==> run a: inputs <==
==> flow/design.v (excerpt) <==
module datapath(output [6:0] display, days, output [3:0] segment, output am, pm, dblink, Sound, Vcc_out, input Next, Up, SetTime, SetAlarm, Snooze, Stop, Mute, Clr, Clk_sys);
Settings: LEC_CHECK=0, CAP_MARGIN=20, CELL_PAD_IN_SITES_GLOBAL_PLACEMENT=1, CORE_MARGIN=2, CORE_UTILIZATION=40, CTS_CLUSTER_DIAMETER=46, CTS_CLUSTER_SIZE=70, GPL_ROUTABILITY_DRIVEN=1, MAX_ROUTING_LAYER=met4, SLEW_MARGIN=20; clock period 20.0 ns.
run.sh (not shown) runs the stock make flow with config.mk's settings and CLKGATE_MAP_FILE=.
==> inputs of run b, as changes to run a <==
Settings changed: CAP_MARGIN 20 to 0, CELL_PAD_IN_SITES_GLOBAL_PLACEMENT 1 to not set, CORE_UTILIZATION 40 to 72, CTS_CLUSTER_DIAMETER 46 to 39, CTS_CLUSTER_SIZE 70 to not set, GPL_ROUTABILITY_DRIVEN 1 to not set, PLACE_DENSITY_LB_ADDON set to 0.02, SETUP_SLACK_MARGIN set to 3.3.
==> flow/constraint.sdc (replaced) <==
create_clock -name core_clock -period 11.2 [get_ports {Clk_sys}]
set_input_delay 2.2400 -clock core_clock [delete_from_list [all_inputs] [get_ports {Clk_sys}]]
set_output_delay 2.2400 -clock core_clock [all_outputs]
set_load 0.01 [all_outputs]
==> flow_summary_export.csv <==
group,metric,value,unit
place,placed_area,14400,um^2
sta,setup_ws,4.47,ns
floorplan,initial_utilization,0.731,
pwr,p_comb,1.10,mW
run_status,status,"complete, no violations",
floorplan,dieArea,20800,um^2
# the run above: run b

==> flow_summary_export.csv <==
group,metric,value,unit
run_status,status,"complete, no violations",
floorplan,dieArea,36800,um^2
floorplan,die_x,192,um
floorplan,initial_utilization,0.408,
sta,setup_ws,11.89,ns
place,placed_area,14700,um^2
pwr,p_comb,0.621,mW
# the run above: run a


* * *

==> 02-06: inputs <==
datapath again, from the RTL that the note above started with.
==> flow/config.mk <==
export PLATFORM = sky130hd
export DESIGN_NAME = datapath
export DESIGN_NICKNAME = datapath
export VERILOG_FILES = /design/flow/design.v
export SDC_FILE = /design/flow/constraint.sdc
export NUM_CORES = 4
export LEC_CHECK = 0
export ABC_AREA = 1
export CAP_MARGIN = 40
export CORE_MARGIN = 2
export CORE_UTILIZATION = 68
export CTS_CLUSTER_SIZE = 72
export MAX_ROUTING_LAYER = met4
export PLACE_DENSITY = 0.62
export SLEW_MARGIN = 20
export TNS_END_PERCENT = 5
==> flow/constraint.sdc <==
create_clock -name core_clock -period 8.24 [get_ports {Clk_sys}]
set_input_delay 1.6480 -clock core_clock [delete_from_list [all_inputs] [get_ports {Clk_sys}]]
set_output_delay 1.6480 -clock core_clock [all_outputs]
set_load 0.01 [all_outputs]
==> 08-03: changes against 02-06 <==
- ABC_AREA: 1 -> unset
- CAP_MARGIN: 40 -> 20
- CORE_UTILIZATION: 68 -> 72
- CTS_CLUSTER_SIZE: 72 -> unset
- MAX_ROUTING_LAYER: met4 -> unset
- PLACE_DENSITY: 0.62 -> 0.64
- TNS_END_PERCENT: 5 -> unset
==> flow/constraint.sdc (replaced) <==
create_clock -name core_clock -period 11.4 [get_ports {Clk_sys}]
set_input_delay 2.2800 -clock core_clock [delete_from_list [all_inputs] [get_ports {Clk_sys}]]
set_output_delay 2.2800 -clock core_clock [all_outputs]
set_load 0.01 [all_outputs]
==> 03-20: changes against 02-06 <==
- ABC_AREA: 1 -> unset
- CAP_MARGIN: 40 -> 15
- CORE_UTILIZATION: 68 -> 66
- CTS_CLUSTER_SIZE: 72 -> unset
- MAX_ROUTING_LAYER: met4 -> unset
- PLACE_DENSITY: 0.62 -> unset
- SETUP_SLACK_MARGIN: unset -> 1.37
- TNS_END_PERCENT: 5 -> unset
==> flow/constraint.sdc (replaced) <==
create_clock -name core_clock -period 5.22 [get_ports {Clk_sys}]
set_input_delay 1.0440 -clock core_clock [delete_from_list [all_inputs] [get_ports {Clk_sys}]]
set_output_delay 1.0440 -clock core_clock [all_outputs]
set_load 0.01 [all_outputs]
==> impl_summary.log <==
[flow] summary of implementation run
[metrics] outcome: timing/DRC/antenna clean
[metrics] fraction of power consumed by the clock network: 25.6%
[metrics] post-layout instance area: around 0.016 mm²
[metrics] die y size: 150 µm
[metrics] clock slew at the register clock pins of the worst setup and hold paths: approximately 60 ps
[metrics] switching part of the total power: 42.9%
[metrics] total detailed-routing wirelength: 41200 µm
[metrics] internal power: 2.52 mW
[metrics] buffering stage count on the worst path with inverters included: 3
Source of the figures above: 02-06

==> impl_summary.log <==
[flow] summary of implementation run
[metrics] clock slew at the register clock pins of the worst setup and hold paths: 60 ps
[metrics] DR vias: 11836
[metrics] switching part of the total power: 40.3%
[metrics] internal power: 1.78 mW
[metrics] flip-flops with a built-in enable: 0
[metrics] buffering stage count on the worst path with inverters included: 1
[metrics] outcome: timing/DRC/antenna clean
[metrics] post-layout instance area: around 0.015 mm²
[metrics] Detailed Routing Iterations Pass 1: 6
[metrics] area added between synthesis and finish: 8.07%
[metrics] total detailed-routing wirelength: approximately 37000 µm
Source of the figures above: 08-03

==> impl_summary.log <==
[flow] summary of implementation run
[metrics] die y size: approximately 150 µm
[metrics] post-layout instance area: around 0.016 mm²
[metrics] internal power: 4.08 mW
[metrics] outcome: timing/DRC/antenna clean
[metrics] buffering stage count on the worst path with inverters included: 1
[metrics] switching part of the total power: 40.2%
Source of the figures above: 03-20


* * *

==> v12 <==
Starting RTL as in the previous note.
Settings: LEC_CHECK=0, ABC_AREA=1, CAP_MARGIN=20, CELL_PAD_IN_SITES_DETAIL_PLACEMENT=2, CELL_PAD_IN_SITES_GLOBAL_PLACEMENT=1, CORE_MARGIN=2, CORE_UTILIZATION=40, CTS_CLUSTER_DIAMETER=46, CTS_CLUSTER_SIZE=63, GPL_ROUTABILITY_DRIVEN=1, MAX_ROUTING_LAYER=met4, MIN_ROUTING_LAYER=met2, SLEW_MARGIN=20; clock period 6.68 ns.
==> v18: changes against v12 <==
ABC_AREA = not set   (was 1)
CELL_PAD_IN_SITES_DETAIL_PLACEMENT = not set   (was 2)
CELL_PAD_IN_SITES_GLOBAL_PLACEMENT = not set   (was 1)
CORE_UTILIZATION = 72   (was 40)
CTS_CLUSTER_DIAMETER = 28   (was 46)
CTS_CLUSTER_SIZE = not set   (was 63)
GPL_ROUTABILITY_DRIVEN = not set   (was 1)
MAX_ROUTING_LAYER = not set   (was met4)
MIN_ROUTING_LAYER = not set   (was met2)
PLACE_DENSITY_LB_ADDON = 0.01   (was not set)
SETUP_SLACK_MARGIN = 1.23   (was not set)
==> flow/constraint.sdc (replaced) <==
create_clock -name core_clock -period 4.69 [get_ports {Clk_sys}]
set_input_delay 0.9380 -clock core_clock [delete_from_list [all_inputs] [get_ports {Clk_sys}]]
set_output_delay 0.9380 -clock core_clock [all_outputs]
set_load 0.01 [all_outputs]
==> v5: changes against v12 <==
CELL_PAD_IN_SITES_DETAIL_PLACEMENT = not set   (was 2)
CELL_PAD_IN_SITES_GLOBAL_PLACEMENT = not set   (was 1)
CORE_ASPECT_RATIO = 1.39   (was not set)
CORE_UTILIZATION = 72   (was 40)
CTS_CLUSTER_DIAMETER = not set   (was 46)
CTS_CLUSTER_SIZE = 10   (was 63)
GPL_ROUTABILITY_DRIVEN = not set   (was 1)
MAX_ROUTING_LAYER = not set   (was met4)
MIN_ROUTING_LAYER = not set   (was met2)
PLACE_DENSITY_LB_ADDON = 0.12   (was not set)
SETUP_SLACK_MARGIN = 1.38   (was not set)
==> flow/constraint.sdc (replaced) <==
create_clock -name core_clock -period 4.68 [get_ports {Clk_sys}]
set_input_delay 0.9360 -clock core_clock [delete_from_list [all_inputs] [get_ports {Clk_sys}]]
set_output_delay 0.9360 -clock core_clock [all_outputs]
set_load 0.01 [all_outputs]
==> summary of the runs <==
Between v5 and v12, the lower die area is in v5 (gap about 44%, measured against v12).
Of v18 and v5, v5 has the higher register-to-register slack (gap 0.27 ns).
Power, lowest first: v12, v5, v18.
The highest via count belongs to v12, the lowest to v18.
The highest core utilization belongs to v18, the lowest to v12.
Final area, lowest first: v5, v12, v18.
Worst hold slack: v18 > v12 > v5.
The highest final cell count belongs to v12, the lowest to v18.
Combinational power: v5 > v18 > v12.
Clock-buffer cell count: v18 > v12 > v5.
Against v18, the worst setup slack of v5 is higher by 0.45 ns.
No activity file was given, so power comes from the tool's default toggle rates.
